Setup of try-maple:
// lcd_top
module lcd_top(
  input clk,
  input rst,
  input PS2_CLK,
  input PS2_DATA,
  output [7:4] DB,
  output LCD_E,
  output LCD_RS,
  output LCD_RW,
  output [7:0] LED
  );
Settings: LEC_CHECK=0, ABC_AREA=0, CAP_MARGIN=20, CELL_PAD_IN_SITES_GLOBAL_PLACEMENT=2, CORE_ASPECT_RATIO=1.7, CORE_MARGIN=10, CORE_UTILIZATION=58, CTS_CLUSTER_DIAMETER=256, GPL_ROUTABILITY_DRIVEN=0, GPL_TIMING_DRIVEN=1, HOLD_SLACK_MARGIN=0.13, MAX_ROUTING_LAYER=met5, PLACE_DENSITY_LB_ADDON=0.03, SETUP_SLACK_MARGIN=4.47, SLEW_MARGIN=30, TNS_END_PERCENT=15; clock period 19.1 ns.
run.sh (not shown) runs the stock make flow with config.mk's settings and CLKGATE_MAP_FILE=.
> inputs changed (try-maple -> try-raven)
Settings: clearing CORE_ASPECT_RATIO, which used to be 1.7; swapping 4.47 for 5.0 in SETUP_SLACK_MARGIN; clearing HOLD_SLACK_MARGIN, which used to be 0.13; swapping 0 for 1 in ABC_AREA; clearing TNS_END_PERCENT, which used to be 15; swapping 256 for 329 in CTS_CLUSTER_DIAMETER; clearing MAX_ROUTING_LAYER, which used to be met5; clearing CELL_PAD_IN_SITES_GLOBAL_PLACEMENT, which used to be 2; clearing GPL_ROUTABILITY_DRIVEN, which used to be 0; swapping 30 for 20 in SLEW_MARGIN; swapping 58 for 35 in CORE_UTILIZATION.
Results
Lower number of multi-input combinational cells among try-raven and try-maple: try-maple
Compared with try-maple, in try-raven buffer count excluding the clock tree in the final layout rose by 16%; clock share of power up 6.1 points.
Modified inputs, try-pepper compared to try-raven
Settings: SETUP_SLACK_MARGIN now 4.47, was 5.0; CORE_UTILIZATION now 58, was 35; MAX_ROUTING_LAYER now met5, previously not set; CORE_ASPECT_RATIO now 1.7, previously not set; CELL_PAD_IN_SITES_GLOBAL_PLACEMENT now 2, previously not set; ABC_AREA now 0, was 1; TNS_END_PERCENT now 15, previously not set; HOLD_SLACK_MARGIN now 0.13, previously not set.
Findings:
- Changes observed in try-pepper relative to try-raven: chip footprint shows a reduction of about 40%; critical path depth essentially unchanged; tally of non-filler cells in the final layout decreased 1,409.
Changes in try-xenon relative to try-pepper:
Settings: MAX_ROUTING_LAYER now met4, was met5; CORE_ASPECT_RATIO no longer set, was 1.7; CELL_PAD_IN_SITES_GLOBAL_PLACEMENT no longer set, was 2; HOLD_SLACK_MARGIN no longer set, was 0.13; CORE_UTILIZATION now 37, was 58.
[summary]
- Between try-xenon and try-pepper, it is try-xenon whose length in cells of the worst reg-to-reg path is lower, by 2.
- try-xenon ended up with a lower effective utilization at floorplan than try-pepper did.
- Side by side, clock share of power turned out higher in try-xenon than in try-pepper.
- Diff try-pepper -> try-xenon | global-route wire length before repair | increase of about 8%
- Between try-pepper and try-xenon, the global routing met3 resource utilization figures differ only marginally.
- Diff try-pepper -> try-xenon: maximum net fanout on the critical path down about 64%; setup slack up 0.56 ns.
- Compared with try-pepper, try-xenon ends up with a larger final cell area.
Here is what was changed in the inputs of try-willow compared with try-xenon.
Settings: a deleted MAX_ROUTING_LAYER that had been met4; a deleted TNS_END_PERCENT that had been 15; a change of ABC_AREA from 0 to 1; an added CTS_CLUSTER_SIZE of 15; a change of CORE_UTILIZATION from 37 to 72; a change of CORE_MARGIN from 10 to 2; a change of SETUP_SLACK_MARGIN from 4.47 to 2.02; a change of the clock period (ns, I/O delays scaled along) from 19.1 to 8.19.
[summary]
- Among try-willow and try-xenon, a clean, completed layout was produced by try-xenon alone.
- Although it ran to completion, try-willow produced a layout that fails the final checks because of capacitance limit, slew limit.
- Die size: try-willow is under try-xenon
- Looking at try-willow and try-xenon, the H-tree depth reported by CTS is a wash.
- try-willow reports its category of the critical setup timing path as reg -> reg while try-xenon reports in -> async.
- Against try-xenon, try-willow comes in 0.03 ns higher on clock-pin slew of the registers on the worst-case setup and hold paths.
- Comparing final wirelength for try-willow and try-xenon, the bigger number came from try-willow.
- The peak fanout along the critical path of try-willow is lower than that of try-xenon.
- Between try-xenon and try-willow, number of filler instances in the final layout decreased.
- Between try-xenon and try-willow, area added between synthesis and finish increased.
- Relative to try-xenon, the sequential fraction of total cell area of try-willow is lower by 4.0 points.

---

## AL
Starting RTL as in the previous note.
export LEC_CHECK = 0
export ABC_AREA = 1
export CAP_MARGIN = 0
export CELL_PAD_IN_SITES_GLOBAL_PLACEMENT = 1
export CORE_ASPECT_RATIO = 1.12
export CORE_MARGIN = 2
export CORE_UTILIZATION = 72
export GPL_ROUTABILITY_DRIVEN = 1
export GPL_TIMING_DRIVEN = 0
export MAX_ROUTING_LAYER = met4
export PLACE_DENSITY_LB_ADDON = 0.11
export SETUP_SLACK_MARGIN = 0.92
export SLEW_MARGIN = 20
create_clock -name core_clock -period 8.38 [get_ports {clk}]
For AL, the flow was terminated by a tool error in global placement without I/O (3_1_place_gp_skip_io) and produced no final design.
Here is what was changed in the inputs of MS compared with AL.
- CELL_PAD_IN_SITES_GLOBAL_PLACEMENT: 1 -> unset
- GPL_TIMING_DRIVEN: 0 -> unset
- MAX_ROUTING_LAYER: met4 -> unset
- CAP_MARGIN: 0 -> 20
- CORE_UTILIZATION: 72 -> 40
- CORE_ASPECT_RATIO: 1.12 -> unset
- SETUP_SLACK_MARGIN: 0.92 -> unset
- PLACE_DENSITY_LB_ADDON: 0.11 -> unset
- ABC_AREA: 1 -> unset
- GPL_ROUTABILITY_DRIVEN: 1 -> unset
- the clock period (ns, I/O delays scaled along): 8.38 -> 20.0
==> comparison <==
- MS closes out successfully: all stages finished, all timing, DRC and antenna checks passed.
- Compared with AL, MS shows a post-synthesis compound-gate area fraction that is 2.5 points lower.
- Diff AL and MS: floorplan core area lower in AL
- Synthesized area per cell: MS > AL
- The final reports for MS and AL show xor and xnor fraction of the mapped netlist area higher in the former.
- MS vs. AL: horizontal extent of the die went up by 37%.
- Synthesis area per yosys shrinks by a few percent when moving from AL to MS.
- Note that the synthesized area recorded for AL amounts to 1.06 times the value seen in MS.
- The initial standard-cell utilization of the core of MS falls short of that of AL by 32 points.
- Die area | MS > AL

---

Setup of build 96:
lcd_top again, from the RTL that the note above started with.
clock: 8.22 ns
lec_check: 0
cap_margin: 20
core_aspect_ratio: 0.71
core_margin: 2
core_utilization: 70
cts_cluster_size: 58
place_density_lb_addon: 0.0
setup_slack_margin: 2.38
slew_margin: 5
Build 96 closes out successfully: all stages finished, all timing, DRC and antenna checks passed.
> inputs changed (build 96 -> build 98)
# build 96
export LEC_CHECK = 0
export CAP_MARGIN = 20
export CORE_ASPECT_RATIO = 0.71
export CORE_MARGIN = 2
export CORE_UTILIZATION = 70
export CTS_CLUSTER_SIZE = 58
export PLACE_DENSITY_LB_ADDON = 0.0
export SETUP_SLACK_MARGIN = 2.38
export SLEW_MARGIN = 5
create_clock -name core_clock -period 8.22 [get_ports {clk}]
# build 98
export LEC_CHECK = 0
export CAP_MARGIN = 20
export CORE_MARGIN = 2
export CORE_UTILIZATION = 70
export SETUP_SLACK_MARGIN = 2.18
export SLEW_MARGIN = 20
create_clock -name core_clock -period 12.9 [get_ports {clk}]
### Flow results
Build 98 vs build 96 — final standard cell utilization of the core dropped 8.0 points. Minimum setup slack in the final design improves in build 98 relative to build 96. Build 98 ended up with a lower final estimated routing congestion in global placement than build 96 did. Build 98 -> build 96: final tally of max-slew violations delta 0, exact match. Comparing build 98 against build 96, there is no change at all in number of library cell types mapped by synthesis. Build 96 has higher leakage component of the power than build 98. The initial core utilization in build 98 sits 0.26 points below the value recorded for build 96. Area growth from synthesis to layout: build 98 vs build 96 down 11 points.
Edits applied to the flow inputs when going from build 98 to build 74:
# build 98
export LEC_CHECK = 0
export CAP_MARGIN = 20
export CORE_MARGIN = 2
export CORE_UTILIZATION = 70
export SETUP_SLACK_MARGIN = 2.18
export SLEW_MARGIN = 20
create_clock -name core_clock -period 12.9 [get_ports {clk}]
# build 74
export LEC_CHECK = 0
export ABC_AREA = 1
export CAP_MARGIN = 20
export CORE_MARGIN = 2
export CORE_UTILIZATION = 72
export CTS_CLUSTER_DIAMETER = 400
export SLEW_MARGIN = 20
create_clock -name core_clock -period 8.19 [get_ports {clk}]
Results
Build 74 reached the final stage; the timing, design-rule and antenna checks on its layout passed.
Compared with build 98, build 74 shows power per unit of standard cell area that has gone up by more than half.
For the global routing usage on met2, build 74 came in 2.7 points higher than build 98 did.
Build 98 → build 74: area fraction of clock buffers and clock inverters did not really move, maximum ir drop on the vdd rail up 0.000058 V, global-route wire length before repair now sits higher, floorplan die width grew by about 1.5%.
Build 74 vs. build 98: number of logic inverters in the finished layout went up by 460%.
When build 74 is set beside build 98, its multiplexer share of the synthesized area turns out to be 11 points smaller.
Here is what was changed in the inputs of build 8 compared with build 74.
# build 74
export LEC_CHECK = 0
export ABC_AREA = 1
export CAP_MARGIN = 20
export CORE_MARGIN = 2
export CORE_UTILIZATION = 72
export CTS_CLUSTER_DIAMETER = 400
export SLEW_MARGIN = 20
create_clock -name core_clock -period 8.19 [get_ports {clk}]
# build 8
export LEC_CHECK = 0
export ABC_AREA = 1
export CAP_MARGIN = 20
export CORE_MARGIN = 2
export CORE_UTILIZATION = 72
export SETUP_SLACK_MARGIN = 1.92
export SLEW_MARGIN = 20
create_clock -name core_clock -period 8.19 [get_ports {clk}]
Results
- Finished, but not clean: build 8, with max-capacitance violations, max-slew violations, negative setup slack.
- Diff build 74..build 8 | count of standard-cell rows | unchanged
- The setup slack of build 8 is smaller than that of build 74.
- Delta (build 8 minus build 74): share of cell area taken by multi-input logic gates flat, buffering overhead up 3.9 points, total of clock buffers placed in the layout up 6, overall track demand over capacity in global routing up 11 points, aggregate routed wire length up about 45%.
- Between build 8 and build 74, it is build 8 whose area added between synthesis and finish is higher, by 7.3 points.
Modified inputs, build 42 compared to build 8
# build 8
export LEC_CHECK = 0
export ABC_AREA = 1
export CAP_MARGIN = 20
export CORE_MARGIN = 2
export CORE_UTILIZATION = 72
export SETUP_SLACK_MARGIN = 1.92
export SLEW_MARGIN = 20
create_clock -name core_clock -period 8.19 [get_ports {clk}]
# build 42
export LEC_CHECK = 0
export CAP_MARGIN = 20
export CORE_ASPECT_RATIO = 0.71
export CORE_MARGIN = 2
export CORE_UTILIZATION = 70
export CTS_CLUSTER_SIZE = 26
export HOLD_SLACK_MARGIN = 0.29
export PLACE_DENSITY_LB_ADDON = 0.0
export SETUP_SLACK_MARGIN = 2.03
export SLEW_MARGIN = 20
create_clock -name core_clock -period 8.19 [get_ports {clk}]
- Build 42 completed end to end with timing, DRC and antenna clean.
- Every stage of build 8 finished as expected; the final checks, on the other hand, flagged max-capacitance violations, max-slew violations, negative setup slack, which means the layout fails.
- Count of library flops with an enable pin of build 8 is on par with build 42.
- Taking build 8 as the reference, in build 42 cell total after placement down 29%, cell-internal power down about 0.7%.
- Re number of port buffers: no difference whatsoever between build 42 and build 8.
- Compared build 42 vs build 8, and total routing usage reported by global routing is down in build 42.
- Total standard cell area after synthesis was lower in the run labelled build 42.
- Cells: build 42 has fewer instances than build 8
Power is estimated from default activity; no workload was simulated.
